==> flow/design.v (excerpt) <==
module lcd_top(
  input clk,
  input rst,
  input PS2_CLK,
  input PS2_DATA,
  output [7:4] DB,
  output LCD_E,
  output LCD_RS,
  output LCD_RW,
  output [7:0] LED
  );
  wire busy;
  wire cmd;
  wire en;
  wire [7:0] data;
  snaptest LD1 (
    .clk(clk),
    .rst(rst),
    .busy(busy),
	 .PS2_CLK(PS2_CLK),
	 .PS2_DATA(PS2_DATA),
    .cmd(cmd),
    .en(en),
    .data(data),
	 .LED(LED)
    );
  lcd_controller LC1 (
    .clk(clk),
    .rst(rst),
    .en(en),
    .cmd(cmd),
    .data(data),
    .DB(DB),
    .LCD_E(LCD_E),
    .LCD_RS(LCD_RS),
    .LCD_RW(LCD_RW),
    .busy(busy)
    );
endmodule
Size: roughly 1900 cells after synthesis, about 19 I/O pins, ~0.025 mm^2 of cells after synthesis.
export LEC_CHECK = 0
export CAP_MARGIN = 20
export CORE_MARGIN = 2
export CORE_UTILIZATION = 45
export SLEW_MARGIN = 20
create_clock -name core_clock -period 14.7 [get_ports {clk}]
run.sh (not shown) runs the stock make flow with config.mk's settings and CLKGATE_MAP_FILE=.
Rerun with:
--- a/flow/config.mk
+++ b/flow/config.mk
@@ -7,0 +8 @@
+export ABC_AREA = 1
@@ -10 +11,2 @@
-export CORE_UTILIZATION = 45
+export CORE_UTILIZATION = 72
+export CTS_CLUSTER_DIAMETER = 400
==> flow/constraint.sdc (replaced) <==
create_clock -name core_clock -period 8.19 [get_ports {clk}]
set_input_delay 1.6380 -clock core_clock [delete_from_list [all_inputs] [get_ports {clk}]]
set_output_delay 1.6380 -clock core_clock [all_outputs]
set_load 0.01 [all_outputs]
Non-clock buffer count came out higher by 6. Sequential share of layout area came out lower by 1.8 points. Total power went up by 76%. Setup slack got worse by 2900 ps. Cell count goes up by about 25%. Flip-flop count does not change. Design area grows by 3.5%.
Rerun with:
--- a/flow/config.mk
+++ b/flow/config.mk
@@ -12 +12,6 @@
-export CTS_CLUSTER_DIAMETER = 400
+export CTS_CLUSTER_DIAMETER = 329
+export CTS_CLUSTER_SIZE = 17
+export GPL_TIMING_DRIVEN = 1
+export HOLD_SLACK_MARGIN = 0.29
+export PLACE_DENSITY_LB_ADDON = 0.03
+export SETUP_SLACK_MARGIN = 2.02
Result: Synthesized area does not change. Wire length climbs by 34%. Combinational power climbs by about 9%. Design area climbs by 4.6%. Total power drops by 13%. Clock-buffer cell count drops by 2. Clock skew climbs by 22 ps. Die area is unchanged. Cell count climbs by 1.6%. Setup slack is better by 300 ps.

* * *

lcd_top again, from the RTL that the note above started with.
clock: 17.6 ns
lec_check: 0
cap_margin: 25
core_margin: 2
core_utilization: 15
gpl_routability_driven: 0
min_routing_layer: met2
place_density_lb_addon: 0.1
slew_margin: 30
tns_end_percent: 35
Rerun with:
==> flow/config.mk (replaced) <==
export PLATFORM = sky130hd
export DESIGN_NAME = lcd_top
export DESIGN_NICKNAME = lcd_top
export VERILOG_FILES = /design/flow/design.v
export SDC_FILE = /design/flow/constraint.sdc
export NUM_CORES = 4
export LEC_CHECK = 0
export CAP_MARGIN = 20
export CORE_MARGIN = 2
export CORE_UTILIZATION = 40
export SLEW_MARGIN = 20
==> flow/constraint.sdc (replaced) <==
create_clock -name core_clock -period 20.0 [get_ports {clk}]
set_input_delay 4.0000 -clock core_clock [delete_from_list [all_inputs] [get_ports {clk}]]
set_output_delay 4.0000 -clock core_clock [all_outputs]
set_load 0.01 [all_outputs]
Design area fell by 8.1%.
Combinational power fell by 19%.
Global-route usage rose by 4.3 points.
Total power fell by 22%.
Via count fell by about 27%.
Setup slack gains 0.49 ns.
Wire length fell by 26%.
Rerun with:
--- a/flow/config.mk
+++ b/flow/config.mk
@@ -7,5 +7,12 @@
 export LEC_CHECK = 0
-export CAP_MARGIN = 20
+export ABC_AREA = 1
+export CAP_MARGIN = 30
+export CORE_ASPECT_RATIO = 0.99
 export CORE_MARGIN = 2
-export CORE_UTILIZATION = 40
+export CORE_UTILIZATION = 62
+export CTS_CLUSTER_DIAMETER = 116
+export CTS_CLUSTER_SIZE = 27
+export GPL_ROUTABILITY_DRIVEN = 0
+export GPL_TIMING_DRIVEN = 0
 export SLEW_MARGIN = 20
+export TNS_END_PERCENT = 45
The changed run produced a clean layout.
Critical path depth rose by 4.
Final cell count is higher by 26%.
Design area went up by 1.7%.
Power fell by 21%.
Setup slack gets worse by 0.43 ns.
Clock power decreases by 47%.
Global-route usage rose by 13 points.
Via count goes up by 34%.
Synthesized area came out higher by 6.1%.
Rerun with:
==> flow/config.mk (replaced) <==
export PLATFORM = sky130hd
export DESIGN_NAME = lcd_top
export DESIGN_NICKNAME = lcd_top
export VERILOG_FILES = /design/flow/design.v
export SDC_FILE = /design/flow/constraint.sdc
export NUM_CORES = 4
export LEC_CHECK = 0
export ABC_AREA = 1
export CAP_MARGIN = 20
export CORE_ASPECT_RATIO = 0.65
export CORE_MARGIN = 2
export CORE_UTILIZATION = 40
export MAX_ROUTING_LAYER = met4
export PLACE_DENSITY_LB_ADDON = 0.17
export SLEW_MARGIN = 25
export TNS_END_PERCENT = 65
The changed run ran to the end with no violations; clock power climbs by well over a third; via count drops by a few percent; global-route usage drops by 9.8 points; worst setup slack is worse by 0.11 ns.

* * *

lcd_top again, from the RTL that the note above started with.
==> flow/config.mk <==
export PLATFORM = sky130hd
export DESIGN_NAME = lcd_top
export DESIGN_NICKNAME = lcd_top
export VERILOG_FILES = /design/flow/design.v
export SDC_FILE = /design/flow/constraint.sdc
export NUM_CORES = 4
export LEC_CHECK = 0
export ABC_AREA = 1
export CAP_MARGIN = 20
export CORE_ASPECT_RATIO = 1.74
export CORE_MARGIN = 2
export CORE_UTILIZATION = 72
export CTS_CLUSTER_DIAMETER = 329
export CTS_CLUSTER_SIZE = 17
export GPL_TIMING_DRIVEN = 1
export HOLD_SLACK_MARGIN = 0.29
export PLACE_DENSITY_LB_ADDON = 0.03
export SETUP_SLACK_MARGIN = 2.02
export SLEW_MARGIN = 20
==> flow/constraint.sdc <==
create_clock -name core_clock -period 8.19 [get_ports {clk}]
set_input_delay 1.6380 -clock core_clock [delete_from_list [all_inputs] [get_ports {clk}]]
set_output_delay 1.6380 -clock core_clock [all_outputs]
set_load 0.01 [all_outputs]
The first run finished with timing, DRC and antenna clean.
Then changed:
--- a/flow/config.mk
+++ b/flow/config.mk
@@ -10 +10 @@
-export CORE_ASPECT_RATIO = 1.74
+export CORE_ASPECT_RATIO = 0.5
@@ -13,3 +13,2 @@
-export CTS_CLUSTER_DIAMETER = 329
-export CTS_CLUSTER_SIZE = 17
-export GPL_TIMING_DRIVEN = 1
+export CTS_CLUSTER_DIAMETER = 400
+export CTS_CLUSTER_SIZE = 10
@@ -17,3 +16,3 @@
-export PLACE_DENSITY_LB_ADDON = 0.03
-export SETUP_SLACK_MARGIN = 2.02
-export SLEW_MARGIN = 20
+export PLACE_DENSITY_LB_ADDON = 0.08
+export SETUP_SLACK_MARGIN = -0.69
+export SLEW_MARGIN = 40
=> Die size stays flat; wire length fell by 34%; via count fell by 15%; power went up by 11%; core utilization falls by 3.4 points; count of clock-buffer cells in the layout went up by 46; worst setup slack gets better by 0.48 ns; clock skew is higher by 0.017 ns; design area came out lower by 4.5%.
Then changed:
--- a/flow/config.mk
+++ b/flow/config.mk
@@ -10 +9,0 @@
-export CORE_ASPECT_RATIO = 0.5
@@ -14,2 +12,0 @@
-export CTS_CLUSTER_SIZE = 10
-export HOLD_SLACK_MARGIN = 0.29
@@ -18 +15 @@
-export SLEW_MARGIN = 40
+export SLEW_MARGIN = 20
The changed run completed without violations.
Critical path depth stays the same.
Non-clock buffer count went up by 1.
Power went up by 1.4%.
Clock power went up by about 3%.
No activity file was given, so power comes from the tool's default toggle rates.
